$ cat design/flow/design.v
    localparam ADD     = 4'b0000;
    localparam SUB     = 4'b0001;
    localparam OR      = 4'b0010;
    localparam AND     = 4'b0011;
    localparam XOR     = 4'b0100;
    localparam NOT     = 4'b0101;
    localparam READ    = 4'b0110;
    localparam WRITE   = 4'b0111;
    localparam LOAD    = 4'b1000;
    localparam CMP     = 4'b1001;
    localparam SHIFT   = 4'b1010;
    localparam JMP     = 4'b1011;
    localparam JMPC    = 4'b1100;
    localparam SPECIAL = 4'b1101;
    localparam STACK   = 4'b1110;
    localparam MEM_NOP   = 2'b00;
    localparam MEM_READ  = 2'b01;
    localparam MEM_WRITE = 2'b10;
    localparam CMP_EQ_BIT       = 0;
    localparam CMP_RA_GT_RB_BIT = 1;
    localparam CMP_RB_GT_RA_BIT = 2;
    localparam CMP_RA_ZERO_BIT  = 3;
    localparam CMP_RB_ZERO_BIT  = 4;
    localparam CMP_CODE_EQ       = 3'b000;
    localparam CMP_CODE_RA_GT_RB = 3'b001;
    localparam CMP_CODE_RB_GT_RA = 3'b010;
    localparam CMP_CODE_RA_ZERO  = 3'b011;
    localparam CMP_CODE_RB_ZERO  = 3'b100;
    localparam FETCH         = 10'b0000000001;
    localparam DECODE        = 10'b0000000010;
    localparam REG_READ      = 10'b0000000100;
    localparam EXEC          = 10'b0000001000;
    localparam STORE         = 10'b0000010000;
    localparam REG_WRITE     = 10'b0000100000;
    localparam FETCH_IRQ_NUM = 10'b0001000000;
    localparam SAVE_PC       = 10'b0010000000;
    localparam ENTER_ISR     = 10'b0100000000;
    localparam DECREMENT_SP  = 10'b1000000000;
    localparam RAM_SIZE  = 16'h8000;
    localparam APP       = 16'h0064;
    localparam TIMER1_COUNT         = RAM_SIZE - 10;
    localparam TIMER_ENABLE         = RAM_SIZE - 9;
    localparam UART_1_RW            = RAM_SIZE - 2;
    localparam UART_1_RX_DATA_READY = RAM_SIZE - 1;
    localparam UART_1_TX_READY      = RAM_SIZE;
module alu(input wire I_clk,
    input wire I_reset,
    input wire I_enable,
    input wire[3:0] I_opcode,
    input wire I_opcode_mode,
    input wire[7:0] I_immediate,
    input wire[15:0] I_pc,
    input wire[15:0] I_rA,
    input wire[15:0] I_rB,
    input wire[2:0] I_compare_code,
    input wire I_irq_active,
    output reg[15:0] O_out,
    output reg O_write_rD,
    output reg O_write_pc,
    output reg O_irq_enable,
    output reg[1:0] O_memory_size,
    output reg[1:0] O_memory_mode);
     localparam ADD     = 4'b0000;
    localparam SUB     = 4'b0001;
    localparam OR      = 4'b0010;
    localparam AND     = 4'b0011;
    localparam XOR     = 4'b0100;
    localparam NOT     = 4'b0101;
    localparam READ    = 4'b0110;
    localparam WRITE   = 4'b0111;
    localparam LOAD    = 4'b1000;
    localparam CMP     = 4'b1001;
    localparam SHIFT   = 4'b1010;
    localparam JMP     = 4'b1011;
    localparam JMPC    = 4'b1100;
    localparam SPECIAL = 4'b1101;
    localparam STACK   = 4'b1110;
     localparam MEM_NOP   = 2'b00;
    localparam MEM_READ  = 2'b01;
    localparam MEM_WRITE = 2'b10;
     localparam CMP_EQ_BIT       = 0;
    localparam CMP_RA_GT_RB_BIT = 1;
    localparam CMP_RB_GT_RA_BIT = 2;
    localparam CMP_RA_ZERO_BIT  = 3;
    localparam CMP_RB_ZERO_BIT  = 4;
    localparam CMP_CODE_EQ       = 3'b000;
    localparam CMP_CODE_RA_GT_RB = 3'b001;
    localparam CMP_CODE_RB_GT_RA = 3'b010;
    localparam CMP_CODE_RA_ZERO  = 3'b011;
    localparam CMP_CODE_RB_ZERO  = 3'b100;
localparam OPCODE_MODE_SIGNED = 1'b0;
localparam OPCODE_MODE_UNSIGNED = 1'b1;
localparam OPCODE_MODE_HI = 1'b1;
localparam OPCODE_MODE_LO = 1'b0;
localparam OPCODE_MODE_IMMEDIATE = 1'b1;
reg irq_recover;
always @(posedge I_clk)
begin: ALU
    if (I_reset) begin
        O_irq_enable <= 0;
        irq_recover <= 0;
    end
    else begin
    if (I_enable == 1) begin
        if (I_opcode == ADD)
        begin
            if (I_opcode_mode == OPCODE_MODE_SIGNED)
            begin
                if (I_immediate[0] == 1) begin
                    O_out <= $signed(I_rA) + $signed({{12{I_immediate[4]}}, I_immediate[4:1]});
                end
                else begin
                    O_out <= $signed(I_rA) + $signed(I_rB);
                end
            end
            else begin
                if (I_immediate[0] == 1) begin
                    O_out <= $unsigned(I_rA) + $unsigned({12'b0, I_immediate[4:1]});
                end
                else begin
                    O_out <= $unsigned(I_rA) + $unsigned(I_rB);
                end
            end
            O_write_pc <= 0;
            O_write_rD <= 1;
            O_memory_mode <= MEM_NOP;
            O_memory_size <= 1;
        end
        else if (I_opcode == SUB)
        begin
            if (I_opcode_mode == OPCODE_MODE_SIGNED)
            begin
                if (I_immediate[0] == 1) begin
                    O_out <= $signed(I_rA) - $signed({{12{I_immediate[4]}}, I_immediate[4:1]});
                end
                else begin
                    O_out <= $signed(I_rA) - $signed(I_rB);
                end
            end
            else begin
                if (I_immediate[0] == 1) begin
                    O_out <= $unsigned(I_rA) - $signed({12'b0, I_immediate[4:1]});
                end
                else begin
                    O_out <= $unsigned(I_rA) - $unsigned(I_rB);
                end
            end
            O_write_pc <= 0;
            O_write_rD <= 1;
            O_memory_mode <= MEM_NOP;
            O_memory_size <= 1;
        end
        else if (I_opcode == OR)
        begin
            if (I_opcode_mode == OPCODE_MODE_IMMEDIATE) begin
                O_out <= I_rA | {11'b0, I_immediate[4:0]};
            end 
            else begin 
                O_out <= I_rA | I_rB;
            end
            O_write_pc <= 0;
            O_write_rD <= 1;
            O_memory_mode <= MEM_NOP;
            O_memory_size <= 1;
        end
        else if (I_opcode == AND)
        begin
            if (I_opcode_mode == OPCODE_MODE_IMMEDIATE) begin
                O_out <= I_rA & {11'b0, I_immediate[4:0]};
            end 
            else begin 
                O_out <= I_rA & I_rB;
            end
            O_write_pc <= 0;
            O_write_rD <= 1;
            O_memory_mode <= MEM_NOP;
            O_memory_size <= 1;
        end
        else if (I_opcode == XOR)
        begin
            if (I_opcode_mode == OPCODE_MODE_IMMEDIATE) begin
                O_out <= I_rA ^ {11'b0, I_immediate[4:0]};
            end 
            else begin 
                O_out <= I_rA ^ I_rB;
            end
            O_write_pc <= 0;
            O_write_rD <= 1;
            O_memory_mode <= MEM_NOP;
            O_memory_size <= 1;
        end
        else if (I_opcode == NOT)
        begin
            O_out <= ~I_rA;
            O_write_pc <= 0;
            O_write_rD <= 1;
            O_memory_mode <= MEM_NOP;
            O_memory_size <= 1;
        end
        else if (I_opcode == READ)
        begin
            O_out <= $signed(I_rA) + $signed({{11{I_immediate[4]}}, I_immediate[4:0]});
            O_write_pc <= 0;
            O_write_rD <= 1;
            O_memory_mode <= MEM_READ;
            O_memory_size <= I_opcode_mode == 1 ? 2 : 1;
        end
        else if (I_opcode == WRITE)
        begin
            O_out <= $signed(I_rA) + $signed({{11{I_immediate[4]}}, I_immediate[4:0]});
            O_write_pc <= 0;
            O_write_rD <= 0;
            O_memory_mode <= MEM_WRITE;
            O_memory_size <= I_opcode_mode == 1 ? 2 : 1;
        end
        else if (I_opcode == LOAD)
        begin
            if (I_opcode_mode == OPCODE_MODE_HI)
            begin
                O_out[15:8] <= I_immediate;
                O_out[7:0] <= 0;
            end
            else begin
                O_out[15:8] <= 0;
                O_out[7:0] <= I_immediate;
            end
            O_write_pc <= 0;
            O_write_rD <= 1;
            O_memory_mode <= MEM_NOP;
            O_memory_size <= 1;
        end
        else if (I_opcode == CMP)
        begin
            if (I_opcode_mode == OPCODE_MODE_SIGNED)
            begin
                O_out[CMP_RB_GT_RA_BIT] <= $signed(I_rA) < $signed(I_rB) ? 1 : 0;
                O_out[CMP_RA_GT_RB_BIT] <= $signed(I_rA) > $signed(I_rB) ? 1 : 0;
                O_out[CMP_EQ_BIT]       <= $signed(I_rA) == $signed(I_rB) ? 1 : 0;
                O_out[CMP_RA_ZERO_BIT]  <= $signed(I_rA) == 0 ? 1 : 0;
                O_out[CMP_RB_ZERO_BIT]  <= $signed(I_rB) == 0 ? 1 : 0;
            end
            else
            begin
                O_out[CMP_RB_GT_RA_BIT] <= $unsigned(I_rA) < $unsigned(I_rB) ? 1 : 0;
                O_out[CMP_RA_GT_RB_BIT] <= $unsigned(I_rA) > $unsigned(I_rB) ? 1 : 0;
                O_out[CMP_EQ_BIT]       <= $unsigned(I_rA) == $unsigned(I_rB) ? 1 : 0;
                O_out[CMP_RA_ZERO_BIT]  <= $unsigned(I_rA) == 0 ? 1 : 0;
                O_out[CMP_RB_ZERO_BIT]  <= $unsigned(I_rB) == 0 ? 1 : 0;
            end
            O_out[15:5] <= 0;
            O_write_pc <= 0;
            O_write_rD <= 1;
            O_memory_mode <= MEM_NOP;
            O_memory_size <= 1;
        end
        else if (I_opcode == SHIFT)
        begin
            if (I_opcode_mode == 1) begin
                O_out <= I_rA >> $unsigned(I_immediate);
            end
            else begin
                O_out <= I_rA << $unsigned(I_immediate);
            end
            O_write_pc <= 0;
            O_write_rD <= 1;
            O_memory_mode <= MEM_NOP;
            O_memory_size <= 1;
        end
        else if (I_opcode == JMP)
        begin
            if (I_opcode_mode == 0) begin
                O_out <= $signed(I_pc) + $signed({{8{I_immediate[7]}}, I_immediate});
            end
            else begin
                O_out <= I_rA;
            end
            O_write_pc <= 1;
            O_write_rD <= 0;
            O_memory_mode <= MEM_NOP;
            O_memory_size <= 1;
        end
        else if (I_opcode == JMPC)
        begin
            if (I_opcode_mode == 1) begin
                O_out <= $signed(I_pc) + $signed({{8{I_immediate[4]}}, I_immediate});
            end
            else begin
                O_out <= I_rB;
            end
            O_memory_mode <= MEM_NOP;
            O_memory_size <= 1;
            O_write_rD <= 0;
            if (I_compare_code == CMP_CODE_EQ)
            begin
                O_write_pc <= I_rA[CMP_EQ_BIT] == 1 ? 1 : 0;
            end
            else if(I_compare_code == CMP_CODE_RA_GT_RB)
            begin
                O_write_pc <= I_rA[CMP_RA_GT_RB_BIT] == 1 ? 1 : 0;
            end
            else if(I_compare_code == CMP_CODE_RB_GT_RA)
            begin
                O_write_pc <= I_rA[CMP_RB_GT_RA_BIT] == 1 ? 1 : 0;
            end
            else if(I_compare_code == CMP_CODE_RA_ZERO)
            begin
                O_write_pc <= I_rA[CMP_RA_ZERO_BIT] == 1 ? 1 : 0;
            end
            else if(I_compare_code == CMP_CODE_RB_ZERO)
            begin
                O_write_pc <= I_rA[CMP_RB_ZERO_BIT] == 1 ? 1 : 0;
            end
        end
        else if(I_opcode == SPECIAL)
        begin
            if (I_immediate[2:0] == 3'b000) begin 
                O_out <= I_pc;
                O_memory_mode <= MEM_NOP;
                O_write_rD <= 1;
                O_write_pc <= 0;
                O_memory_size <= 1;
            end
            else if (I_immediate[2:0] == 3'b001) begin 
                O_out <= I_pc;
                O_memory_mode <= MEM_NOP;
                O_write_rD <= 0;
                O_write_pc <= 0;
                O_memory_size <= 1;
                O_irq_enable <= 1;
                irq_recover <= 1;
            end
            else if (I_immediate[2:0] == 3'b010) begin 
                O_out <= I_pc;
                O_memory_mode <= MEM_NOP;
                O_write_rD <= 0;
                O_write_pc <= 0;
                O_memory_size <= 1;
                O_irq_enable <= 0;
                irq_recover <= 0;
            end
            else if (I_immediate[2:0] == 3'b100) begin 
                O_out <= $signed(I_rA) + 2;
                O_memory_mode <= MEM_READ;
                O_write_rD <= 0;
                O_write_pc <= 1;
                O_memory_size <= 2;
                O_irq_enable <= irq_recover;
            end
        end
        else if(I_opcode == STACK)
        begin
            if (I_opcode_mode == 0) begin
                O_out <= $signed(I_rA) - 2;
                O_memory_mode <= MEM_WRITE;
                O_write_rD <= 1;
                O_write_pc <= 0;
                O_memory_size <= 2;
            end 
            else if (I_opcode_mode == 1) begin
                O_out <= $signed(I_rA) + 2;
                O_memory_mode <= MEM_READ;
                O_write_rD <= 1;
                O_write_pc <= 0;
                O_memory_size <= 2;
            end
        end
    end
    if (I_irq_active) begin
        O_irq_enable <= 0;
    end
    end
end
endmodule
module ctrl_unit(input wire I_clk, 
    input wire I_reset,
    /*verilator lint_off UNUSED*/
    input wire[15:0] I_instruction,
    input wire I_mem_ready,
    input wire I_data_ready,
    input wire I_irq_enabled,
    input wire I_irq_active,
    output reg O_irq_ack,
    output reg[9:0] O_state,
    output reg O_execute,
    output reg O_push_pc);
     localparam ADD     = 4'b0000;
    localparam SUB     = 4'b0001;
    localparam OR      = 4'b0010;
    localparam AND     = 4'b0011;
    localparam XOR     = 4'b0100;
    localparam NOT     = 4'b0101;
    localparam READ    = 4'b0110;
    localparam WRITE   = 4'b0111;
    localparam LOAD    = 4'b1000;
    localparam CMP     = 4'b1001;
    localparam SHIFT   = 4'b1010;
    localparam JMP     = 4'b1011;
    localparam JMPC    = 4'b1100;
    localparam SPECIAL = 4'b1101;
    localparam STACK   = 4'b1110;
     localparam FETCH         = 10'b0000000001;
    localparam DECODE        = 10'b0000000010;
    localparam REG_READ      = 10'b0000000100;
    localparam EXEC          = 10'b0000001000;
    localparam STORE         = 10'b0000010000;
    localparam REG_WRITE     = 10'b0000100000;
    localparam FETCH_IRQ_NUM = 10'b0001000000;
    localparam SAVE_PC       = 10'b0010000000;
    localparam ENTER_ISR     = 10'b0100000000;
    localparam DECREMENT_SP  = 10'b1000000000;
reg mem_wait, wait_irq_number, irq_save_pc;
reg[15:0] instr;
always @(posedge I_clk)
begin: CTRL_UNIT
    if (I_reset == 1) 
    begin
        mem_wait <= 0;
        O_state <= 1;
        O_execute <= 0;
        O_irq_ack <= 0;
        O_push_pc <= 0;
        wait_irq_number <= 0;
        irq_save_pc <= 0;
    end
    else if (O_state == FETCH)
    begin
        if (I_mem_ready == 1 && mem_wait == 0)
        begin
            O_execute <= 1;
            mem_wait <= 1;
        end
        else if (mem_wait == 1)
        begin
            O_execute <= 0;
            if (I_data_ready == 1)
            begin
                mem_wait <= 0;
                O_state <= DECODE;
            end
        end
    end
    else if (O_state == DECODE)
    begin
        O_state <= REG_READ;
        instr <= I_instruction;
    end
    else if (O_state == REG_READ)
    begin
        O_state <= EXEC;
    end
    else if (O_state == EXEC)
    begin
        if (instr[15:12] == WRITE || instr[15:12] == READ || (instr[15:12] == SPECIAL && instr[2:0] == 3'b100) || instr[15:12] == STACK)
        begin
            if (I_mem_ready == 1 && mem_wait == 0)
            begin
                O_execute <= 1;
                mem_wait <= 1;
            end
            O_state <= STORE; 
        end
        else 
        begin
            O_state <= REG_WRITE;
        end
    end
    else if (O_state == STORE)
    begin
        if (I_mem_ready == 1 && mem_wait == 0)
        begin
            O_execute <= 1;
            mem_wait <= 1;
        end
        else if (mem_wait == 1)
        begin
            O_execute <= 0;
            if (((instr[15:12] == WRITE || (instr[15:12] == STACK && instr[8] == 0)) && I_mem_ready == 1) 
                || ((instr[15:12] == READ || (instr[15:12] == SPECIAL && instr[2:0] == 3'b100) || (instr[15:12] == STACK && instr[8])) && I_data_ready == 1))
            begin
                mem_wait <= 0;
                O_state <= REG_WRITE;
            end
        end
    end
    else if (O_state == REG_WRITE)
    begin
        if ((instr[15:12] == STACK && instr[8]) || (instr[15:12] == SPECIAL && instr[2:0] == 3'b100)) begin
            O_state <= DECREMENT_SP;
        end
        else begin
if (I_irq_enabled && I_irq_active && irq_save_pc == 0) begin
                O_irq_ack <= 1;
                O_state <= FETCH_IRQ_NUM;
            end
            else if (irq_save_pc == 1) begin
                irq_save_pc <= 0;
                O_push_pc <= 0;
                O_state <= ENTER_ISR;
            end
            else begin
                O_state <= FETCH;
            end
        end
    end
    else if (O_state == FETCH_IRQ_NUM) begin
        O_irq_ack <= 0;
        if (wait_irq_number == 1) begin
            O_state <= SAVE_PC;
            wait_irq_number <= 0;
        end
        else begin
            wait_irq_number <= 1;
        end
    end
    else if (O_state == SAVE_PC) begin
        irq_save_pc <= 1;
        O_push_pc <= 1;
        O_irq_ack <= 0;
        O_state <= DECODE;
    end
    else if (O_state == ENTER_ISR) begin
        O_state <= FETCH;
    end
    else if (O_state == DECREMENT_SP) begin
        if (I_irq_enabled && I_irq_active && irq_save_pc == 0) begin
            O_irq_ack <= 1;
            O_state <= FETCH_IRQ_NUM;
        end
        else if (irq_save_pc == 1) begin
            irq_save_pc <= 0;
            O_push_pc <= 0;
            O_state <= ENTER_ISR;
        end
        else begin
            O_state <= FETCH;
        end
    end
end
endmodule
module decoder(input wire I_clk,
    input wire I_reset, 
    input wire I_enable,
    input wire[15:0] I_instruction,
    output reg [3:0] O_opcode,
    output reg[2:0] O_rD_select,
    output reg[1:0] O_rD_write_pos,
    output reg[2:0] O_rA_select,
    output reg[2:0] O_rB_select,
    output reg[7:0] O_immediate,
    output reg O_mode);
     localparam ADD     = 4'b0000;
    localparam SUB     = 4'b0001;
    localparam OR      = 4'b0010;
    localparam AND     = 4'b0011;
    localparam XOR     = 4'b0100;
    localparam NOT     = 4'b0101;
    localparam READ    = 4'b0110;
    localparam WRITE   = 4'b0111;
    localparam LOAD    = 4'b1000;
    localparam CMP     = 4'b1001;
    localparam SHIFT   = 4'b1010;
    localparam JMP     = 4'b1011;
    localparam JMPC    = 4'b1100;
    localparam SPECIAL = 4'b1101;
    localparam STACK   = 4'b1110;
always @(posedge I_clk)
begin: decoder
    if (I_enable == 1 && I_reset == 0)
    begin
        O_opcode    <= I_instruction[15:12];
        O_rD_select <= I_instruction[11:9];
        O_rA_select <= I_instruction[7:5];
        O_rB_select <= I_instruction[4:2];
        O_mode      <= I_instruction[8];
        if (I_instruction[15:12] == WRITE)
        begin
            O_immediate <= {{3{I_instruction[11]}}, I_instruction[11:9], I_instruction[1:0]}; 
            O_rD_write_pos <= 0;
        end
        else if(I_instruction[15:12] == LOAD || I_instruction[15:12] == JMP)
        begin
            O_immediate <= I_instruction[7:0];
            if (I_instruction[8] == 0) begin
                O_rD_write_pos <= 1;
            end
            else begin
                O_rD_write_pos <= 2;
            end
        end
        else begin
            O_immediate <= {{3{I_instruction[4]}}, I_instruction[4:0]};
            O_rD_write_pos <= 0;
        end
    end
end
endmodule
module mem_ctrl(input wire I_clk,
    input wire I_reset, 
    input wire I_exec,
    input wire I_write,
    input wire[1:0] I_size,
    input wire[15:0] I_addr, 
    input wire[15:0] I_data,
    input wire MEM_ready,
    input wire[15:0] MEM_data_in,
    input wire MEM_data_ready,
    output reg[15:0] O_data, 
    output reg O_data_ready,
    output reg O_ready,
    output reg MEM_exec,
    output reg MEM_write,
    output reg[15:0] MEM_addr,
    output reg[1:0] MEM_size,
    output reg[15:0] MEM_data_out);
reg[1:0] state;
always @(*)
begin
    MEM_addr = I_addr;
    MEM_write = I_write;
    MEM_size = I_size;
    MEM_data_out = I_data;
    O_data = MEM_data_in;
    if (state == 0)
    begin
        O_ready = MEM_ready && !I_exec;
    end
    else
    begin
        O_ready = 0;
    end
end
always @(posedge I_clk)
begin: MEM_CTRL
    if (I_reset == 1) begin
        state <= 0;
        MEM_exec <= 0;
        O_data_ready <= 0;
    end
    else begin
        if (state == 0 && I_exec == 1 && MEM_ready == 1) 
        begin
            O_data_ready <= 0;
            MEM_exec <= 1;
            if (I_write == 1) 
            begin
                state <= 2;
            end
            else
            begin
                state <= 1;
            end
        end
        else if (state == 1)
        begin
            MEM_exec <= 0;
            if (MEM_data_ready == 1)
            begin
                O_data_ready <= 1;
                state <= 2;  
            end
        end
        else if (state == 2)
        begin
            MEM_exec <= 0;
            O_data_ready <= 0;
            if (MEM_ready == 1)
            begin
                state <= 0;
            end
        end
    end
end
endmodule
module pc(input wire I_clk,
    input wire I_reset,
    input wire I_enable,
    input wire[15:0] I_in,
    input wire I_write,
    output reg[15:0] O_out);
always @(posedge I_clk)
begin: PC
    if (I_reset == 1) begin
        O_out <= 0;
    end
    else if (I_enable == 1)
    begin
        if (I_write == 1)
        begin
            O_out <= I_in;
        end
        else begin
            O_out <= O_out + 2;
        end
    end
end
endmodule
module register(input wire I_clk,
    input wire I_reset, 
    input wire I_enable,
    input wire[2:0] I_rD_select,
    input wire[2:0] I_rA_select,
    input wire[2:0] I_rB_select,
    input wire[15:0] I_rD_in,
    input wire I_rD_write,
    input wire[1:0] I_rD_write_pos,
    output reg[15:0] O_rA_out,
    output reg[15:0] O_rB_out);
reg[15:0] registers[0:7];
integer i;
always @(posedge I_clk)
begin: register
    if (I_reset) begin
        for (i=0; i < 8; i=i+1) begin
            registers[i] <= 0;
        end
    end
    else if (I_enable == 1)
    begin
        O_rA_out <= registers[I_rA_select];
        O_rB_out <= registers[I_rB_select];
        if (I_rD_write == 1)
        begin
            if (I_rD_write_pos == 0) begin
                registers[I_rD_select] <= I_rD_in;
            end
            else if (I_rD_write_pos == 1) begin
                registers[I_rD_select][7:0] <= I_rD_in[7:0];
            end
            else if(I_rD_write_pos == 2) begin
                registers[I_rD_select][15:8] <= I_rD_in[15:8];
            end
        end
    end
end
endmodule
module core(input wire I_clk, 
    input wire I_reset,
    input wire I_irq_active,
    input wire MEM_ready,
    input wire[15:0] MEM_data_in, 
    input wire MEM_data_ready,
    output reg O_irq_ack,
    output reg MEM_exec, 
    output reg MEM_write,
    output reg[1:0] MEM_size, 
    output reg[15:0] MEM_addr, 
    output reg[15:0] MEM_data_out);
     localparam ADD     = 4'b0000;
    localparam SUB     = 4'b0001;
    localparam OR      = 4'b0010;
    localparam AND     = 4'b0011;
    localparam XOR     = 4'b0100;
    localparam NOT     = 4'b0101;
    localparam READ    = 4'b0110;
    localparam WRITE   = 4'b0111;
    localparam LOAD    = 4'b1000;
    localparam CMP     = 4'b1001;
    localparam SHIFT   = 4'b1010;
    localparam JMP     = 4'b1011;
    localparam JMPC    = 4'b1100;
    localparam SPECIAL = 4'b1101;
    localparam STACK   = 4'b1110;
     localparam FETCH         = 10'b0000000001;
    localparam DECODE        = 10'b0000000010;
    localparam REG_READ      = 10'b0000000100;
    localparam EXEC          = 10'b0000001000;
    localparam STORE         = 10'b0000010000;
    localparam REG_WRITE     = 10'b0000100000;
    localparam FETCH_IRQ_NUM = 10'b0001000000;
    localparam SAVE_PC       = 10'b0010000000;
    localparam ENTER_ISR     = 10'b0100000000;
    localparam DECREMENT_SP  = 10'b1000000000;
     localparam MEM_NOP   = 2'b00;
    localparam MEM_READ  = 2'b01;
    localparam MEM_WRITE = 2'b10;
    localparam RAM_SIZE  = 16'h8000;
    localparam APP       = 16'h0064;
    localparam TIMER1_COUNT         = RAM_SIZE - 10;
    localparam TIMER_ENABLE         = RAM_SIZE - 9;
    localparam UART_1_RW            = RAM_SIZE - 2;
    localparam UART_1_RX_DATA_READY = RAM_SIZE - 1;
    localparam UART_1_TX_READY      = RAM_SIZE;
localparam PUSH_PC_INSTRUCTION = {STACK, 4'b1110, {3{1'b1}}, 5'b00001};
reg alu_enable, decoder_enable, register_enable, pc_enable, mem_enable;
wire push_pc;
reg write_rD, pc_write, mem_write;
wire alu_pc_write, mem_ready, mem_execute, mem_data_ready, alu_write_rD, mode, irq_ack, alu_irq_enable;
wire[1:0] rD_write_pos;
reg[1:0] memory_mode, memory_size, alu_memory_size;
reg[2:0] reg_rD_select, rD_select, rA_select, rB_select;
reg[3:0] opcode;
reg[7:0] immediate;
reg[15:0] irq_number, pc_out, pc_in, rA_out, rB_out, alu_out, register_in, instruction, mem_addr, mem_data_in, mem_data_out;
/*verilator lint_off UNUSED*/
reg[9:0] state;
reg read_irq_number;
reg[15:0] instruction_q;
alu alu(.I_clk(I_clk),
    .I_reset(I_reset), 
    .I_enable(alu_enable),
    .I_opcode(opcode),
    .I_opcode_mode(mode),
    .I_immediate(immediate),
    .I_pc(pc_out),
    .I_rA(rA_out),
    .I_rB(rB_out),
    .I_compare_code(rD_select),
    .I_irq_active(irq_ack),
    .O_memory_mode(memory_mode),
    .O_memory_size(alu_memory_size),
    .O_out(alu_out),
    .O_write_rD(alu_write_rD),
    .O_write_pc(alu_pc_write),
    .O_irq_enable(alu_irq_enable));
ctrl_unit ctrl_unit(.I_clk(I_clk),
    .I_reset(I_reset),
    .I_irq_active(I_irq_active),
    .I_irq_enabled(alu_irq_enable), 
    .I_instruction(instruction),
    .I_mem_ready(mem_ready),
    .I_data_ready(mem_data_ready),
    .O_irq_ack(irq_ack),
    .O_state(state),
    .O_execute(mem_execute),
    .O_push_pc(push_pc));
decoder decoder(.I_clk(I_clk), 
    .I_reset(I_reset), 
    .I_enable(decoder_enable),
    .I_instruction(instruction),
    .O_opcode(opcode),
    .O_rD_select(rD_select),
    .O_rD_write_pos(rD_write_pos),
    .O_rA_select(rA_select),
    .O_rB_select(rB_select),
    .O_immediate(immediate),
    .O_mode(mode));
mem_ctrl mem_ctrl(.I_clk(I_clk), 
    .I_reset(I_reset), 
    .I_exec(mem_execute),
    .I_write(mem_write),
    .I_size(memory_size),
    .I_addr(mem_addr),
    .I_data(mem_data_in),
    .O_data(mem_data_out),
    .O_data_ready(mem_data_ready),
    .O_ready(mem_ready),
    .MEM_ready(MEM_ready),
    .MEM_exec(MEM_exec),
    .MEM_write(MEM_write),
    .MEM_size(MEM_size),
    .MEM_addr(MEM_addr),
    .MEM_data_out(MEM_data_out),
    .MEM_data_in(MEM_data_in),
    .MEM_data_ready(MEM_data_ready));
register register(.I_clk(I_clk), 
    .I_reset(I_reset), 
    .I_enable(register_enable),
    .I_rD_write(write_rD),
    .I_rD_select(reg_rD_select),
    .I_rD_write_pos(rD_write_pos),
    .I_rA_select(rA_select),
    .I_rB_select(rB_select),
    .O_rA_out(rA_out),
    .O_rB_out(rB_out),
    .I_rD_in(register_in));
pc pc(.I_clk(I_clk),
    .I_reset(I_reset), 
    .I_in(pc_in),
    .I_enable(pc_enable),
    .I_write(pc_write),
    .O_out(pc_out));
always @(posedge I_clk)
begin: INSTRUCTION_HOLD
    if (state == DECODE) begin
        instruction_q <= instruction;
    end
end
always @(posedge I_clk)
begin: IRQ_READ_NUMBER
    if (I_reset == 1) begin
        read_irq_number <= 0;
    end
    else if (irq_ack == 1) begin
        read_irq_number <= 1;
    end
    if (read_irq_number == 1) begin
        irq_number <= MEM_data_in;
        read_irq_number <= 0;
    end
end
always @(*)
begin
    begin
        if (state == DECODE) begin
            instruction = push_pc ? PUSH_PC_INSTRUCTION : MEM_data_in; 
        end
        else begin
            instruction = instruction_q;
        end
        decoder_enable = state == DECODE;
        register_enable = (state == REG_READ) || (state == REG_WRITE) || (state == DECREMENT_SP);
        alu_enable = state == EXEC;
        mem_enable = (state == STORE) || (state == SAVE_PC);
        pc_enable = (state == REG_WRITE) || (state == ENTER_ISR);
        mem_data_in = (opcode == STACK && instruction[0] == 1) ? pc_out : rB_out;
        write_rD = ((state == REG_WRITE) && alu_write_rD) || (state == DECREMENT_SP);
        memory_size = (state == FETCH) ? 2 : alu_memory_size;
        O_irq_ack = irq_ack;
        if (state != FETCH && ((opcode == SPECIAL && instruction[2:0] == 3'b100) || (opcode == STACK && instruction[8] == 1))) begin
            mem_addr = rA_out;
        end
        else begin
            mem_addr = mem_enable ? alu_out : pc_out;
        end
        if (state == DECREMENT_SP) begin
            reg_rD_select = rA_select;
        end
        else begin
            reg_rD_select = rD_select;
        end
        if (state == ENTER_ISR) begin
            pc_in = APP + irq_number * 2;
            pc_write = 1;
        end
        else if (instruction[15:12] == SPECIAL && instruction[2:0] == 3'b100) begin
            pc_in = mem_data_out;
            pc_write = 1;
        end
        else begin
            pc_in = alu_out;
            pc_write = alu_pc_write;
        end
        if (memory_mode == MEM_READ && state != DECREMENT_SP) begin
            register_in = mem_data_out;
        end
        else begin
            register_in = alu_out;
        end
        if (mem_enable && memory_mode == MEM_WRITE)
        begin
            mem_write = 1;
        end
        else begin
            mem_write = 0;
        end
    end
end
endmodule
$ cat design/flow/run.sh
#!/bin/bash
# the make line also repeats each setting of config.mk as NAME=value (left out here)
make -C /OpenROAD-flow-scripts/flow DESIGN_CONFIG=/design/flow/config.mk WORK_HOME=/design/flow/orfs CLKGATE_MAP_FILE= finish
$ cat design/flow/config.mk
export PLATFORM = sky130hd
export DESIGN_NAME = core
export DESIGN_NICKNAME = core
export VERILOG_FILES = /design/flow/design.v
export SDC_FILE = /design/flow/constraint.sdc
export NUM_CORES = 4
export LEC_CHECK = 0
export ABC_AREA = 1
export CAP_MARGIN = 20
export CORE_ASPECT_RATIO = 1.35
export CORE_MARGIN = 2
export CORE_UTILIZATION = 69
export CTS_CLUSTER_DIAMETER = 400
export CTS_CLUSTER_SIZE = 93
export PLACE_DENSITY = 0.42
export SLEW_MARGIN = 20
$ cat design/flow/constraint.sdc
create_clock -name core_clock -period 3.05 [get_ports {I_clk}]
set_input_delay 0.6100 -clock core_clock [delete_from_list [all_inputs] [get_ports {I_clk}]]
set_output_delay 0.6100 -clock core_clock [all_outputs]
set_load 0.01 [all_outputs]
==> run notes, run 1 <==
yosys + openroad results -> tally of buffers added on design ports=57, fraction of registers with async set or reset after synthesis=0%, Main logic family=simple AND/OR/NAND/NOR gates, die outline area=about 37000 sq um, proportion of synthesized area in mux cells=less than 1%, number of hold buffers added after CTS=0, First Error=[ERROR GRT-0232] Routing congestion too high. Check the congestion heatmap in the GUI., area of the placeable core=between 30000 and 40000 sq um, number of top-level pins=between 50 and 60, last stage reached=5_1_grt, library cell used as clock root buffer=sky130_fd_sc_hd__clkbuf_16, synthesis warning total=7, number of enable flip-flop cells=around 240, area of the mapped netlist=around 25000 sq um, number of H-tree branching levels=1, Cell area leaders=sky130_fd_sc_hd__edfxtp_1 29%, sky130_fd_sc_hd__nand2_1 14%, sky130_fd_sc_hd__o21ai_0 7.1%, sky130_fd_sc_hd__a21oi_1 6.7%, sky130_fd_sc_hd__nor2_1 6.3%, outcome=stopped before the end, cell count listed in synth_stat.txt=3649, core utilization at floorplan=a little over two thirds, CTS Buf Count=7, synthesis-stage register bit count=~290, std cell rows=roughly 80, Longest Clk Path Bufs=3, xor+xnor area frac=under 10%, chip area line of the yosys report=24650 sq um, global-route congestion overflow total=2, share of the synthesized area in the top cell type=slightly below 30%, dominant cell type by area after synthesis=sky130_fd_sc_hd__edfxtp_1, GPL Wtd Cong=roughly 1.3, post-synthesis area per instance=between 6 and 7 sq um, syn_nets=between 3000 and 4000, Cell Type Count=a little under 70, Synth Area in Adders=6.224%, final HPWL from detailed placement=around 79 mm, Synth Area in Simple Gates=27.44%, floorplan die width=approximately 170 microns, cells after synthesis=3649, height of the die=approximately 220 microns, CTS sink cnt=286, primary flip-flop cell chosen by synthesis mapping=sky130_fd_sc_hd__edfxtp_1, and-or/or-and share of the synthesized area=22.14%, instance area at placement=around 28000 sq um, leading cell type by number of instances after synthesis=sky130_fd_sc_hd__nand2_1, GRT Overall Usage=roughly 69%, most instantiated cells after synthesis=887 x sky130_fd_sc_hd__nand2_1, 414 x sky130_fd_sc_hd__nor2_1, 383 x sky130_fd_sc_hd__inv_1, register share after synthesis=around 33%
[per-stage QoR]
stage               setup WS, ps  total power, mW  std cells  hold slack, ps  util, %
floorplan                 -20.59            4.738       3649           426.7        -
global placement          -428.2            4.946       4338           449.9    78.98
detailed placement        -506.0            4.975       4338           446.7    78.98
CTS                       -175.1            6.411       4362           474.4    80.49
[routing by layer]
metal | GRT usage (%) | overflow
met1 | 70.74 | 0
met3 | 47.99 | 0
met2 | 88.88 | 1
met5 | 24.37 | 0
met4 | 65.66 | 1
[repair_timing]
item / 4_1_cts
setup buffers: 14
gates cloned: 1
pin swaps: 19
endpoints found under the setup margin: 43
resized: 159
==> run 2: changes to the inputs <==
Settings changed: ABC_AREA 1 to not set, CELL_PAD_IN_SITES_GLOBAL_PLACEMENT set to 3, CORE_ASPECT_RATIO 1.35 to not set, CORE_MARGIN 2 to 3, CORE_UTILIZATION 69 to 40, CTS_CLUSTER_DIAMETER 400 to not set, CTS_CLUSTER_SIZE 93 to not set, SLEW_MARGIN 20 to 25.
Clock period 3.05 ns to 7.0 ns, I/O delays scaled along.
==> run notes, run 2 <==
run results: series of cell instances along the critical path=clkdlybuf4s50_1, o22a_1, nor3_1, a22oi_1, nor3_2, buf_4, nand2_1, o21ai_0, clkdlybuf4s50_1, Period minus WS final=between 5000 and 6000 ps, final count of negative-setup-slack endpoints=0, cell count listed in synth_stat.txt=~2700, DRC violation count after routing=0, height of the die=~250 microns, DR vias=22950, largest power group=clock, primary flip-flop cell chosen by synthesis mapping=sky130_fd_sc_hd__edfxtp_1, Req. time, crit path=between 5000 and 6000 ps, filler instances=5830, chip area line of the yosys report=roughly 24000 sq um, leading cell type by number of instances after synthesis=sky130_fd_sc_hd__nor2_1, post-synthesis area per instance=around 9 sq um, sort of element at the end of the critical path=primary output, power density normalized to cell area=146.9 nW/um^2, logic depth of the worst setup path including buffers=9, number of H-tree branching levels=2, via/cell ratio=around 6.6, GPL Wtd Cong=0.9887, clock input transition at the sequential cells of the worst setup and hold paths=approximately 50 ps, max-capacitance violation count=0, Synth Area in Simple Gates=16.89%, internal power=3.026 mW, Final #Nets=2804, Log Warnings=roughly 80, final HPWL from detailed placement=~83 mm, CP delay by family, top=buffers and inverters, number of cells traversed by the worst hold path=2, Antenna diodes=0, CP most frequent cell=sky130_fd_sc_hd__clkdlybuf4s50_1, headroom to the max-slew limit=approximately a quarter, worst clock skew=39.88 ps, power in the clock group=1.92 mW, unrepaired setup endpoints after global routing=no, total chip power=between 3 and 4 mW, synthesis warning total=7, syn_nets=2837, number of enable flip-flop cells=roughly 240, die outline area=about 64000 sq um, Cell Type Count=just under 90, share of the synthesized area in the top cell type=slightly below 30%, Synth Area in Adders=6.326%, Resize count post-CTS=0, setup bufs post-CTS=0, proportion of synthesized area in mux cells=a little over an eighth, core utilization at floorplan=between 40% and 50%, std cell rows=just under 90, combinational-cell power consumption=0.122 mW, power in sequential cells=around 1.9 mW, part of the total power dissipated in combinational logic=about 3.1%, share of total power in sequential cells=a little under half, remaining antenna violation count after routing=0, end of the worst register-to-register path=alu.O_out[14], library cell used as clock root buffer=sky130_fd_sc_hd__clkbuf_16, routed wire length=~110 mm, outcome=complete, no violations, clock latency reported for the late side of the worst-skew pair=a little under 600 ps, setup slack on the worst flop-to-flop path=roughly 2500 ps, Max stage delay cell, worst path=sky130_fd_sc_hd__clkdlybuf4s50_1, Setup crit start kind=primary input, worst slack on hold paths=approximately 450 ps, floorplan die width=between 200 and 300 microns, vias in the first global route=22040, Worst Path Class, Setup=in2out, final-report max-slew violation count=0, path type of the worst min-delay path=reg2reg, maximum achievable frequency=about 0.19 GHz, worst flop-to-flop path startpoint=decoder.O_immediate[1], Pleak=~9.7 nW, Longest Clk Path Bufs=3, and-or/or-and share of the synthesized area=approximately a fifth, Crit. Startpoint=MEM_data_in[0], average wire length per cell after detail routing=32.37 microns, actual transition at the worst max-transition pin=about 1100 ps, most instantiated cells after synthesis=325 x sky130_fd_sc_hd__nor2_1, 248 x sky130_fd_sc_hd__nand2_1, 241 x sky130_fd_sc_hd__edfxtp_1, Worst Reg-to-Reg Cells=13, largest net degree at the start of global routing=roughly 95, number of top-level pins=between 50 and 60, fraction of registers with async set or reset after synthesis=0%, worst-path maximum fanout=32, TritonCTS clock tree=done, number of hold buffers added after CTS=0, iteration tally of the first detailed-router pass=6, peak per-stage delay on the critical path=between 500 and 600 ps, buffering stage count on the worst path with inverters included=3, power dissipated by switching net loads=roughly 0.9 mW, Starting DRT DRC Count=roughly 3000, first-pass GRT wire length=between 150 and 200 mm, Main logic family=AND-OR/OR-AND gates, Worst Path Arrival=3990 ps, Final Hold Vio Count=0, switching share of power=a little under a quarter, sum of negative setup slack=0 ps, number of antenna violations at the first check in global routing=1, Cell area leaders=sky130_fd_sc_hd__edfxtp_1 30%, sky130_fd_sc_hd__mux4_2 7.8%, sky130_fd_sc_hd__ha_1 5.8%, sky130_fd_sc_hd__nor2_1 5.0%, sky130_fd_sc_hd__a21oi_1 3.9%, share of the clock period used by the worst path=76.99%, xor+xnor area frac=between 4 and 5%, tally of buffers added on design ports=around 57, hold path endpoint=ctrl_unit.O_state[3], CTS sink cnt=~290, area added between synthesis and finish=10.15%, area of the placeable core=59460 sq um, CTS Buf Count=34, area of the mapped netlist=between 20000 and 25000 sq um, beginning of the worst hold path=ctrl_unit.wait_irq_number, register share after synthesis=between 30% and 40%, dominant cell type by area after synthesis=sky130_fd_sc_hd__edfxtp_1, GRT Overall Usage=roughly a third, cells after synthesis=~2700, clock network fraction of design power=a little under 50%, destination of the critical timing path=MEM_addr[7], global-route congestion overflow total=0, Max IR drop VDD=about 0.00021 V, synthesis-stage register bit count=between 200 and 300
[run 2: layer usage]
metal  share of wire, %  track usage [%]  vias up
li1                   -                -    10060
met1                 40            45.22    11330
met2                 45            54.93     1275
met3                7.8            4.610      287
met4                7.0            20.12        0
met5                  0                0        -
[run 2: per-stage QoR]
step,instances,utilization (%),instance area [sq um],worst slack [ps]
6_report,3463,44.92,26710,1611
5_1_grt,3463,44.92,26710,1343
4_1_cts,3462,44.88,26690,1615
3_5_place_dp,3400,42.88,25500,1610
3_3_place_gp,3400,42.86,25490,1672
2_1_floorplan,2697,-,24250,2783
[run 2: final cells by class]
type	instances	area [sq um]	area share, %
clock inverter	23	309.0	1.157
inverter	109	409.1	1.532
multi-input combinational	2110	14920	55.86
clock buffer	39	879.6	3.293
tap	773	967.2	3.621
sequential	286	8138	30.47
timing repair buffer	123	1086	4.066
==> run 3: changes to the inputs <==
Settings changed: ABC_AREA set to 1, CELL_PAD_IN_SITES_DETAIL_PLACEMENT set to 0, CELL_PAD_IN_SITES_GLOBAL_PLACEMENT 3 to not set, CORE_ASPECT_RATIO set to 0.56, CORE_MARGIN 3 to 2, CORE_UTILIZATION 40 to 16, GPL_ROUTABILITY_DRIVEN set to 0, HOLD_SLACK_MARGIN set to 0.25, MAX_ROUTING_LAYER set to met4, PLACE_DENSITY 0.42 to not set, SLEW_MARGIN 25 to 35, TNS_END_PERCENT set to 95.
Clock period 7.0 ns to 9.13 ns, I/O delays scaled along.
==> run notes, run 3 <==
run results: headroom to the max-slew limit=between 20% and 30%, clock input transition at the sequential cells of the worst setup and hold paths=about 70 ps, core utilization at floorplan=between 15 and 20%, clock network fraction of design power=roughly 42%, area of the mapped netlist=approximately 25000 sq um, number of H-tree branching levels=1, power in the clock group=1.21 mW, worst flop-to-flop path startpoint=register.O_rA_out[3], synthesis-stage register bit count=roughly 290, path type of the worst min-delay path=reg2reg, number of hold buffers added after CTS=0, power density normalized to cell area=between 100 and 150 nW/um^2, floorplan die width=~530 microns, end of the worst register-to-register path=alu.O_out[8], cell count listed in synth_stat.txt=about 3600, Period minus WS final=approximately 7000 ps, chip area line of the yosys report=between 20000 and 25000 sq um, final HPWL from detailed placement=86.70 mm, CTS sink cnt=roughly 290, Main logic family=simple AND/OR/NAND/NOR gates, CP delay by family, top=buffers and inverters, switching share of power=24.45%, std cell rows=107, remaining antenna violation count after routing=0, outcome=complete, no violations, final-report max-slew violation count=0, Longest Clk Path Bufs=3, actual transition at the worst max-transition pin=1069 ps, Cell area leaders=sky130_fd_sc_hd__edfxtp_1 29%, sky130_fd_sc_hd__nand2_1 14%, sky130_fd_sc_hd__o21ai_0 7.1%, sky130_fd_sc_hd__a21oi_1 6.7%, sky130_fd_sc_hd__nor2_1 6.3%, Worst Path Class, Setup=in2out, share of total power in sequential cells=between 50% and 60%, and-or/or-and share of the synthesized area=between 20 and 25%, unrepaired setup endpoints after global routing=no, Final #Nets=3756, Cell Type Count=slightly below 70, routed wire length=between 100 and 150 mm, TritonCTS clock tree=done, power in sequential cells=about 1.5 mW, Req. time, crit path=7300 ps, via/cell ratio=between 4 and 5, area added between synthesis and finish=15.20%, register share after synthesis=33.02%, first-pass GRT wire length=between 150 and 200 mm, series of cell instances along the critical path=clkdlybuf4s50_1, inv_1, o21ai_0, nor3_2, a22o_1, nand2_2, o211ai_1, o21ai_0, clkdlybuf4s50_1, Synth Area in Simple Gates=between 20% and 30%, setup slack on the worst flop-to-flop path=a little under 4000 ps, Resize count post-CTS=0, library cell used as clock root buffer=sky130_fd_sc_hd__clkbuf_16, total chip power=approximately 2.9 mW, post-synthesis area per instance=~6.8 sq um, Final Hold Vio Count=0, iteration tally of the first detailed-router pass=10, most instantiated cells after synthesis=887 x sky130_fd_sc_hd__nand2_1, 414 x sky130_fd_sc_hd__nor2_1, 383 x sky130_fd_sc_hd__inv_1, dominant cell type by area after synthesis=sky130_fd_sc_hd__edfxtp_1, part of the total power dissipated in combinational logic=approximately 6.5%, power dissipated by switching net loads=~0.7 mW, Worst Path Arrival=~5100 ps, clock latency reported for the late side of the worst-skew pair=570 ps, syn_nets=between 3000 and 4000, Max stage delay cell, worst path=sky130_fd_sc_hd__clkdlybuf4s50_1, Starting DRT DRC Count=~5500, Worst Reg-to-Reg Cells=13, CTS Buf Count=28, primary flip-flop cell chosen by synthesis mapping=sky130_fd_sc_hd__edfxtp_1, peak per-stage delay on the critical path=~670 ps, Log Warnings=79, sum of negative setup slack=0 ps, instance area at placement=about 27000 sq um, beginning of the worst hold path=decoder.O_rD_write_pos[1], Pleak=between 10 and 15 nW, hold path endpoint=decoder.O_rD_write_pos[1], number of cells traversed by the worst hold path=2, global-route congestion overflow total=0, die outline area=157300 sq um, sort of element at the end of the critical path=primary output, number of top-level pins=roughly 58, height of the die=between 200 and 300 microns, tally of buffers added on design ports=about 57, logic depth of the worst setup path including buffers=9, setup bufs post-CTS=0, number of antenna violations at the first check in global routing=8, maximum achievable frequency=approximately 0.14 GHz, share of the clock period used by the worst path=76.14%, design area=28390 sq um, worst clock skew=about 18 ps, destination of the critical timing path=MEM_addr[12], internal power=around 2.2 mW, Max IR drop VDD=between 0.0001 and 0.00015 V, utilization after layout=between 10% and 20%, leading cell type by number of instances after synthesis=sky130_fd_sc_hd__nand2_1, largest power group=registers, average wire length per cell after detail routing=between 15 and 20 microns, fraction of registers with async set or reset after synthesis=0%, buffering stage count on the worst path with inverters included=3, worst-path maximum fanout=32, max-capacitance violation count=0, GRT Overall Usage=roughly 14%, area of the placeable core=roughly 150000 sq um, final count of negative-setup-slack endpoints=0, DRC violation count after routing=0, vias in the first global route=between 20000 and 25000, cells after synthesis=3649, share of the synthesized area in the top cell type=between 20% and 30%, combinational-cell power consumption=0.186 mW, largest net degree at the start of global routing=82, xor+xnor area frac=1.670%, number of enable flip-flop cells=between 200 and 250, DR vias=roughly 28000, Crit. Startpoint=MEM_data_in[1], Setup crit start kind=primary input, Synth Area in Adders=6.224%, synthesis warning total=7, proportion of synthesized area in mux cells=less than 1%
==> run 3: layout make-up <==
class / count / area, sq um
fill: 17200 / 124100
tap: 2016 / 2522
multi-input combinational: 2778 / 14260
sequential: 286 / 8139
clock buffer: 34 / 744.5
timing repair buffer: 107 / 957.2
clock inverter: 16 / 163.9
antenna: 19 / 47.55
inverter: 415 / 1560
==> run 3: per-layer routing <==
layer | vias up | global-route usage (%) | share of wire, %
met2 | 2281 | 15.44 | 33
met5 | - | - | 0
met3 | 197 | 8.460 | 22
met4 | 0 | 2.031 | 1.7
met1 | 12960 | 20.23 | 43
li1 | 12330 | - | -
==> run 3: per-stage QoR <==
step           hold WS [ps]  cells  setup WS [ps]
2_1_floorplan         426.7   3649           4212
3_3_place_gp          452.0   5600           1790
3_5_place_dp          461.7   5601           2143
4_1_cts               471.6   5651           2111
5_1_grt               473.6   5659           2008
6_report              466.4   5671           2178
==> run 4: changes to the inputs <==
Settings changed: ABC_AREA 1 to not set, CELL_PAD_IN_SITES_DETAIL_PLACEMENT 0 to not set, CORE_ASPECT_RATIO 0.56 to not set, CORE_UTILIZATION 16 to 64, GPL_ROUTABILITY_DRIVEN 0 to not set, HOLD_SLACK_MARGIN 0.25 to not set, MAX_ROUTING_LAYER met4 to not set, SLEW_MARGIN 35 to 20, TNS_END_PERCENT 95 to not set.
Clock period 9.13 ns to 5.48 ns, I/O delays scaled along.
==> run notes, run 4 <==
run results: CP delay by family, top=buffers and inverters, sum of negative setup slack=0 ps, area of the placeable core=between 30000 and 40000 sq um, Log Warnings=around 80, core utilization at floorplan=between 60% and 70%, clock latency reported for the late side of the worst-skew pair=590 ps, hold path endpoint=decoder.O_rD_write_pos[1], Final #Nets=roughly 2800, beginning of the worst hold path=decoder.O_rD_write_pos[1], power in sequential cells=2.42 mW, Resize count post-CTS=0, synthesis-stage register bit count=approximately 290, vias in the first global route=approximately 23000, number of hold buffers added after CTS=0, primary flip-flop cell chosen by synthesis mapping=sky130_fd_sc_hd__edfxtp_1, tally of buffers added on design ports=approximately 57, area added between synthesis and finish=7.704%, via/cell ratio=slightly below 8, final-report max-slew violation count=0, buffering stage count on the worst path with inverters included=3, Max IR drop VDD=about 0.00032 V, worst clock skew=around 26 ps, cell count listed in synth_stat.txt=~2700, xor+xnor area frac=between 4 and 5%, power density normalized to cell area=roughly 180 nW/um^2, chip area line of the yosys report=roughly 24000 sq um, Longest Clk Path Bufs=3, dominant cell type by area after synthesis=sky130_fd_sc_hd__edfxtp_1, fraction of registers with async set or reset after synthesis=0%, setup slack on the worst flop-to-flop path=slightly below 800 ps, maximum achievable frequency=roughly 0.19 GHz, TritonCTS clock tree=done, DR vias=roughly 25000, share of the synthesized area in the top cell type=between 20 and 30%, clock network fraction of design power=a little over two fifths, power in the clock group=between 2 and 2.5 mW, Worst Path Arrival=between 4000 and 5000 ps, peak per-stage delay on the critical path=between 500 and 600 ps, final HPWL from detailed placement=~73 mm, Synth Area in Simple Gates=between 15 and 20%, series of cell instances along the critical path=buf_4, nand2b_1, o22a_1, nor3_1, a22oi_1, nor3_2, buf_4, nand2_1, o21ai_0, clkdlybuf4s50_1, remaining antenna violation count after routing=0, Synth Area in Adders=6.326%, max-capacitance violation count=0, power dissipated by switching net loads=1.046 mW, share of total power in sequential cells=between 50% and 60%, largest net degree at the start of global routing=about 80, CP most frequent cell=sky130_fd_sc_hd__buf_4, cells after synthesis=approximately 2700, die outline area=about 39000 sq um, worst flop-to-flop path startpoint=decoder.O_immediate[4], Pleak=between 9 and 10 nW, internal power=3.537 mW, iteration tally of the first detailed-router pass=13, Crit. Startpoint=ctrl_unit.O_state[9], part of the total power dissipated in combinational logic=3.4%, end of the worst register-to-register path=alu.O_out[11], average wire length per cell after detail routing=33.85 microns, area of the mapped netlist=24250 sq um, Main logic family=AND-OR/OR-AND gates, Period minus WS final=5210 ps, filler instances=2756, number of cells traversed by the worst hold path=2, floorplan die width=slightly below 200 microns, first-pass GRT wire length=~160 mm, syn_nets=between 2000 and 3000, Cell Type Count=between 80 and 90, proportion of synthesized area in mux cells=13.04%, number of H-tree branching levels=1, sort of element at the end of the critical path=primary output, clock input transition at the sequential cells of the worst setup and hold paths=70 ps, Setup crit start kind=flop, height of the die=198.7 microns, combinational-cell power consumption=roughly 0.16 mW, worst-path maximum fanout=34, leading cell type by number of instances after synthesis=sky130_fd_sc_hd__nor2_1, Req. time, crit path=roughly 4400 ps, register share after synthesis=33.56%, path type of the worst min-delay path=reg2reg, post-synthesis area per instance=~9.0 sq um, Worst Reg-to-Reg Cells=11, Max stage delay cell, worst path=sky130_fd_sc_hd__clkdlybuf4s50_1, switching share of power=roughly 23%, Final Hold Vio Count=0, utilization after layout=69.66%, headroom to the max-slew limit=12.37%, Worst Path Class, Setup=reg2out, share of the clock period used by the worst path=between 90% and 100%, actual transition at the worst max-transition pin=1278 ps, setup bufs post-CTS=0, outcome=complete, no violations, unrepaired setup endpoints after global routing=no, number of antenna violations at the first check in global routing=18, most instantiated cells after synthesis=325 x sky130_fd_sc_hd__nor2_1, 248 x sky130_fd_sc_hd__nand2_1, 241 x sky130_fd_sc_hd__edfxtp_1, synthesis warning total=7, GPL Wtd Cong=around 1.1, std cell rows=about 70, destination of the critical timing path=MEM_addr[13], global-route congestion overflow total=0, DRC violation count after routing=0, CTS sink cnt=roughly 290, and-or/or-and share of the synthesized area=roughly a fifth, final count of negative-setup-slack endpoints=0, number of top-level pins=58, largest power group=registers, library cell used as clock root buffer=sky130_fd_sc_hd__clkbuf_16, GRT Overall Usage=a little under three fifths, logic depth of the worst setup path including buffers=10, number of enable flip-flop cells=~240, Cell area leaders=sky130_fd_sc_hd__edfxtp_1 30%, sky130_fd_sc_hd__mux4_2 7.8%, sky130_fd_sc_hd__ha_1 5.8%, sky130_fd_sc_hd__nor2_1 5.0%, sky130_fd_sc_hd__a21oi_1 3.9%, Starting DRT DRC Count=around 5300, CTS Buf Count=29, routed wire length=roughly 110 mm
==> run 4: layer usage <==
layer | GRT usage [%] | share of wire, % | vias up
met5 | 0 | 0.16 | -
met4 | 41.10 | 10 | 18
met3 | 24.13 | 17 | 795
met2 | 78.26 | 41 | 2588
met1 | 66.70 | 32 | 11540
li1 | - | - | 10040
==> run 4: cell type report <==
| class | instances | area [sq um] | share of cell area (%) |
|---|---|---|---|
| antenna | 5 | 12.51 | 0.04791 |
| sequential | 286 | 8138 | 31.16 |
| timing repair buffer | 123 | 1086 | 4.158 |
| inverter | 109 | 409.1 | 1.567 |
| clock buffer | 41 | 780.7 | 2.990 |
| clock inverter | 10 | 120.1 | 0.4599 |
| multi-input combinational | 2110 | 14930 | 57.17 |
| tap | 511 | 639.4 | 2.448 |
==> run 4: per-stage QoR <==
stage               std cells  hold WS [ps]  area (sq um)  power (mW)  worst slack, ps
finish                   3195         492.1         26120       4.582            270.1
global route             3191         497.3         26110       4.622            244.5
CTS                      3189         489.0         26070       4.529            448.8
detailed placement       3138         449.6         25170       2.599            673.9
global placement         3138         438.6         25170       2.586            879.9
floorplan                2697         411.8         24250       2.529             1871
==> run 5: changes to the inputs <==
Settings changed: CAP_MARGIN 20 to 5, CORE_UTILIZATION 64 to 72, CTS_CLUSTER_DIAMETER set to 29, CTS_CLUSTER_SIZE set to 20, GPL_TIMING_DRIVEN set to 1, MAX_ROUTING_LAYER set to met4, PLACE_DENSITY_LB_ADDON set to 0.26, SETUP_SLACK_MARGIN set to 0.15.
Clock period 5.48 ns to 3.67 ns, I/O delays scaled along.
==> run notes, run 5 <==
yosys + openroad results -> number of H-tree branching levels=2, Cell Type Count=roughly 89, Synth Area in Simple Gates=16.89%, instance area at placement=around 26000 sq um, cell count listed in synth_stat.txt=about 2700, number of top-level pins=about 58, most instantiated cells after synthesis=325 x sky130_fd_sc_hd__nor2_1, 248 x sky130_fd_sc_hd__nand2_1, 241 x sky130_fd_sc_hd__edfxtp_1, primary flip-flop cell chosen by synthesis mapping=sky130_fd_sc_hd__edfxtp_1, Main logic family=AND-OR/OR-AND gates, synthesis warning total=7, number of enable flip-flop cells=around 240, syn_nets=around 2800, std cell rows=approximately 67, Cell area leaders=sky130_fd_sc_hd__edfxtp_1 30%, sky130_fd_sc_hd__mux4_2 7.8%, sky130_fd_sc_hd__ha_1 5.8%, sky130_fd_sc_hd__nor2_1 5.0%, sky130_fd_sc_hd__a21oi_1 3.9%, Longest Clk Path Bufs=3, leading cell type by number of instances after synthesis=sky130_fd_sc_hd__nor2_1, last stage reached=5_1_grt, tally of buffers added on design ports=57, dominant cell type by area after synthesis=sky130_fd_sc_hd__edfxtp_1, share of the synthesized area in the top cell type=~30%, GPL Wtd Cong=between 1 and 1.5, outcome=stopped before the end, chip area line of the yosys report=about 24000 sq um, area of the placeable core=~33000 sq um, area of the mapped netlist=roughly 24000 sq um, GRT Overall Usage=70.39%, proportion of synthesized area in mux cells=a little over an eighth, library cell used as clock root buffer=sky130_fd_sc_hd__clkbuf_16, global-route congestion overflow total=~62, floorplan die width=between 150 and 200 microns, synthesis-stage register bit count=286, height of the die=between 150 and 200 microns, cells after synthesis=about 2700, and-or/or-and share of the synthesized area=between 20% and 30%, First Error=[ERROR GRT-0116] Global routing finished with congestion. Check the congestion regions in the DRC Viewer., Synth Area in Adders=6.326%, die outline area=35160 sq um, CTS Buf Count=54, post-synthesis area per instance=~9.0 sq um, xor+xnor area frac=between 4 and 5%, core utilization at floorplan=roughly 73%, register share after synthesis=around 34%, fraction of registers with async set or reset after synthesis=0%, CTS sink cnt=around 290, number of hold buffers added after CTS=0, final HPWL from detailed placement=roughly 71 mm
run 5: repair_timing:
item	in CTS
resized	30
gates cloned	1
pin swaps	6
hold endpoints to repair	0
buffers inserted	11
setup endpoints to repair	38
run 5: metrics by stage:
step | std cells | hold slack [ps] | worst slack (ps) | TNS, ps
global placement | 3207 | 451.8 | -48.40 | -48.40
floorplan | 2697 | 411.8 | 185.9 | 0
detailed placement | 3207 | 463.2 | -37.69 | -203.7
CTS | 3321 | 490.8 | 141.8 | 0
run 5: layer usage:
layer | track usage, % | GRT overflow
met1 | 72.57 | 3
met5 | - | -
met3 | 48.94 | 3
met2 | 87.49 | 35
met4 | 63.60 | 21
==> run 6: changes to the inputs <==
Settings changed: CAP_MARGIN 5 to 20, CORE_UTILIZATION 72 to 66, CTS_CLUSTER_DIAMETER 29 to 28, CTS_CLUSTER_SIZE 20 to not set, GPL_TIMING_DRIVEN 1 to not set, PLACE_DENSITY_LB_ADDON 0.26 to not set, SETUP_SLACK_MARGIN 0.15 to 1.3.
Clock period 3.67 ns to 5.19 ns, I/O delays scaled along.
==> run notes, run 6 <==
yosys + openroad results -> floorplan die width=approximately 200 microns, synthesis warning total=7, Synth Area in Adders=under 10%, area of the placeable core=around 36000 sq um, leading cell type by number of instances after synthesis=sky130_fd_sc_hd__nor2_1, GPL Wtd Cong=roughly 1.1, xor+xnor area frac=under 10%, most instantiated cells after synthesis=325 x sky130_fd_sc_hd__nor2_1, 248 x sky130_fd_sc_hd__nand2_1, 241 x sky130_fd_sc_hd__edfxtp_1, library cell used as clock root buffer=sky130_fd_sc_hd__clkbuf_16, Synth Area in Simple Gates=between 10% and 20%, number of top-level pins=a little under 60, dominant cell type by area after synthesis=sky130_fd_sc_hd__edfxtp_1, share of the synthesized area in the top cell type=around 30%, CTS Buf Count=around 55, final HPWL from detailed placement=76.08 mm, area of the mapped netlist=24250 sq um, cells after synthesis=between 2000 and 3000, proportion of synthesized area in mux cells=a little over an eighth, Cell area leaders=sky130_fd_sc_hd__edfxtp_1 30%, sky130_fd_sc_hd__mux4_2 7.8%, sky130_fd_sc_hd__ha_1 5.8%, sky130_fd_sc_hd__nor2_1 5.0%, sky130_fd_sc_hd__a21oi_1 3.9%, chip area line of the yosys report=approximately 24000 sq um, Cell Type Count=a little under 90, post-synthesis area per instance=between 8 and 9 sq um, fraction of registers with async set or reset after synthesis=0%, CTS sink cnt=286, global-route congestion overflow total=37, register share after synthesis=around 34%, primary flip-flop cell chosen by synthesis mapping=sky130_fd_sc_hd__edfxtp_1, and-or/or-and share of the synthesized area=roughly a fifth, GRT Overall Usage=77.05%, instance count after placement with tap cells included=3112, tally of buffers added on design ports=between 50 and 60, syn_nets=around 2800, outcome=stopped before the end, instance area at placement=between 20000 and 30000 sq um, number of H-tree branching levels=2, height of the die=between 150 and 200 microns, cell count listed in synth_stat.txt=approximately 2700, number of enable flip-flop cells=roughly 240, Main logic family=AND-OR/OR-AND gates, std cell rows=approximately 70, last stage reached=5_1_grt, First Error=[ERROR GRT-0232] Routing congestion too high. Check the congestion heatmap in the GUI., number of hold buffers added after CTS=0, synthesis-stage register bit count=roughly 290, Longest Clk Path Bufs=3, die outline area=approximately 38000 sq um, core utilization at floorplan=around two thirds
==> run 6: per-stage QoR <==
| step | power, mW | setup WS (ps) | hold WS, ps |
|---|---|---|---|
| after floorplan | 2.670 | 1596 | 411.8 |
| after global placement | 2.731 | 715.9 | 443.5 |
| after detailed placement | 2.750 | 646.5 | 460.3 |
| after CTS | 6.552 | 1307 | 510.4 |
==> run 6: timing repair <==
action | CTS
setup buffers | 15
setup endpoints to repair | 37
resized | 62
gates cloned | 3
pin swaps | 4
endpoints found under the hold margin | 0
==> run 6: per-layer routing <==
metal	GRT usage [%]	overflow
met4	70.82	17
met2	92.47	17
met3	58.05	2
met5	-	-
met1	78.90	1
==> run 7: changes to the inputs <==
Settings changed: CELL_PAD_IN_SITES_DETAIL_PLACEMENT set to 1, CORE_ASPECT_RATIO set to 0.68, CORE_UTILIZATION 66 to 16, CTS_CLUSTER_DIAMETER 28 to not set, MAX_ROUTING_LAYER met4 to not set, SETUP_SLACK_MARGIN 1.3 to not set.
Clock period 5.19 ns to 9.13 ns, I/O delays scaled along.
==> run notes, run 7 <==
run results: max-capacitance violation count=0, number of hold buffers added after CTS=0, worst clock skew=between 30 and 40 ps, synthesis warning total=7, area of the mapped netlist=24250 sq um, Worst Path Arrival=around 4500 ps, peak per-stage delay on the critical path=around 580 ps, tally of buffers added on design ports=57, leading cell type by number of instances after synthesis=sky130_fd_sc_hd__nor2_1, Resize count post-CTS=0, fraction of registers with async set or reset after synthesis=0%, share of the clock period used by the worst path=a little over two thirds, maximum achievable frequency=between 0.15 and 0.2 GHz, CP delay by family, top=buffers and inverters, switching share of power=around 22%, via/cell ratio=between 5 and 6, routed wire length=~120 mm, series of cell instances along the critical path=clkdlybuf4s50_1, a22o_1, nor3_1, a22oi_1, nor3_2, buf_4, nand2_1, o21ai_0, clkdlybuf4s50_1, sum of negative setup slack=0 ps, largest power group=registers, Cell Type Count=89, die outline area=approximately 150000 sq um, CP most frequent cell=sky130_fd_sc_hd__clkdlybuf4s50_1, clock input transition at the sequential cells of the worst setup and hold paths=approximately 70 ps, Pleak=~9.6 nW, combinational-cell power consumption=slightly above 0.09 mW, hold path endpoint=alu.O_memory_mode[1], unrepaired setup endpoints after global routing=no, worst flop-to-flop path startpoint=decoder.O_immediate[1], headroom to the max-slew limit=around 3.5%, actual transition at the worst max-transition pin=1436 ps, global-route congestion overflow total=0, part of the total power dissipated in combinational logic=under 10%, library cell used as clock root buffer=sky130_fd_sc_hd__clkbuf_16, std cell rows=117, Period minus WS final=6356 ps, cell count listed in synth_stat.txt=about 2700, Cell area leaders=sky130_fd_sc_hd__edfxtp_1 30%, sky130_fd_sc_hd__mux4_2 7.8%, sky130_fd_sc_hd__ha_1 5.8%, sky130_fd_sc_hd__nor2_1 5.0%, sky130_fd_sc_hd__a21oi_1 3.9%, number of antenna violations at the first check in global routing=5, power density normalized to cell area=~99 nW/um^2, Req. time, crit path=between 7000 and 8000 ps, Main logic family=AND-OR/OR-AND gates, beginning of the worst hold path=alu.O_memory_mode[1], design area=between 20000 and 30000 sq um, power in sequential cells=between 1 and 1.5 mW, number of H-tree branching levels=1, setup slack on the worst flop-to-flop path=approximately 4100 ps, GRT Overall Usage=between 10 and 15%, worst-path maximum fanout=32, vias in the first global route=~23000, cells after synthesis=2697, average wire length per cell after detail routing=approximately 25 microns, height of the die=325.0 microns, Final #Nets=approximately 2800, TritonCTS clock tree=done, Crit. Startpoint=MEM_data_in[1], area of the placeable core=150100 sq um, most instantiated cells after synthesis=325 x sky130_fd_sc_hd__nor2_1, 248 x sky130_fd_sc_hd__nand2_1, 241 x sky130_fd_sc_hd__edfxtp_1, floorplan die width=476.1 microns, Worst Reg-to-Reg Cells=11, end of the worst register-to-register path=alu.O_out[5], metal1 wirelength=between 50 and 60 mm, Max IR drop VDD=0.0001236 V, first-pass GRT wire length=about 170 mm, Max stage delay cell, worst path=sky130_fd_sc_hd__clkdlybuf4s50_1, Synth Area in Adders=approximately 6.3%, logic depth of the worst setup path including buffers=9, highest metal used=met4, final count of negative-setup-slack endpoints=0, register share after synthesis=between 30 and 40%, and-or/or-and share of the synthesized area=around a fifth, power dissipated by switching net loads=between 0.6 and 0.7 mW, instance area at placement=approximately 27000 sq um, chip area line of the yosys report=24250 sq um, share of the synthesized area in the top cell type=between 20 and 30%, final-report max-slew violation count=0, proportion of synthesized area in mux cells=about an eighth, primary flip-flop cell chosen by synthesis mapping=sky130_fd_sc_hd__edfxtp_1, Final Hold Vio Count=0, DR vias=about 24000, worst slack on hold paths=~480 ps, area added between synthesis and finish=15.78%, core utilization at floorplan=between 10% and 20%, Longest Clk Path Bufs=3, DRC violation count after routing=0, power in the clock group=~1.2 mW, sort of element at the end of the critical path=primary output, clock network fraction of design power=roughly 45%, Log Warnings=between 80 and 90, share of total power in sequential cells=51.9%, Synth Area in Simple Gates=around 17%, clock latency reported for the late side of the worst-skew pair=roughly 600 ps, syn_nets=~2800, Worst Path Class, Setup=in2out, outcome=complete, no violations, Setup crit start kind=primary input, dominant cell type by area after synthesis=sky130_fd_sc_hd__edfxtp_1, largest net degree at the start of global routing=approximately 120, iteration tally of the first detailed-router pass=7, buffering stage count on the worst path with inverters included=3, CTS sink cnt=286, number of enable flip-flop cells=241, path type of the worst min-delay path=reg2reg, post-synthesis area per instance=between 8 and 9 sq um, remaining antenna violation count after routing=0, met2 wire length=a little under 50 mm, destination of the critical timing path=MEM_addr[11], number of cells traversed by the worst hold path=2, number of top-level pins=between 50 and 60, Starting DRT DRC Count=between 3000 and 4000, GPL Wtd Cong=1.032, final HPWL from detailed placement=between 90 and 100 mm, setup bufs post-CTS=0, xor+xnor area frac=around 4.5%, Met3 Routed Length=16.17 mm, pre-CTS setup slack=2763 ps, synthesis-stage register bit count=roughly 290, internal power=around 2.2 mW, CTS Buf Count=27, final critical-path setup slack=about 2800 ps
==> run 7: layout make-up <==
cell class,instances,area (sq um)
diodes,4,10.01
repair buffers,127,1139
well taps,2023,2531
multi-input cells,2110,14920
flip-flops and latches,286,8138
fillers,17560,122000
inverters,109,409.1
clock buffers,31,690.7
clock inverters,19,234.0
==> run 7: routing by layer <==
metal | vias up | GRT usage [%]
met1 | 12240 | 21.49
met2 | 1613 | 20.64
met3 | 207 | 4.656
met4 | 0 | 4.023
met5 | - | 0
li1 | 10050 | -
==> run 7: stage by stage <==
step                power (mW)  cells  util (%)
floorplan                1.518   2697         -
global placement         1.559   4651     18.04
detailed placement       1.564   4652     18.05
CTS                      2.790   4702     18.67
global route             2.839   4706     18.71
finish                   2.781   4709     18.71
Power and IR drop assume default switching activity.
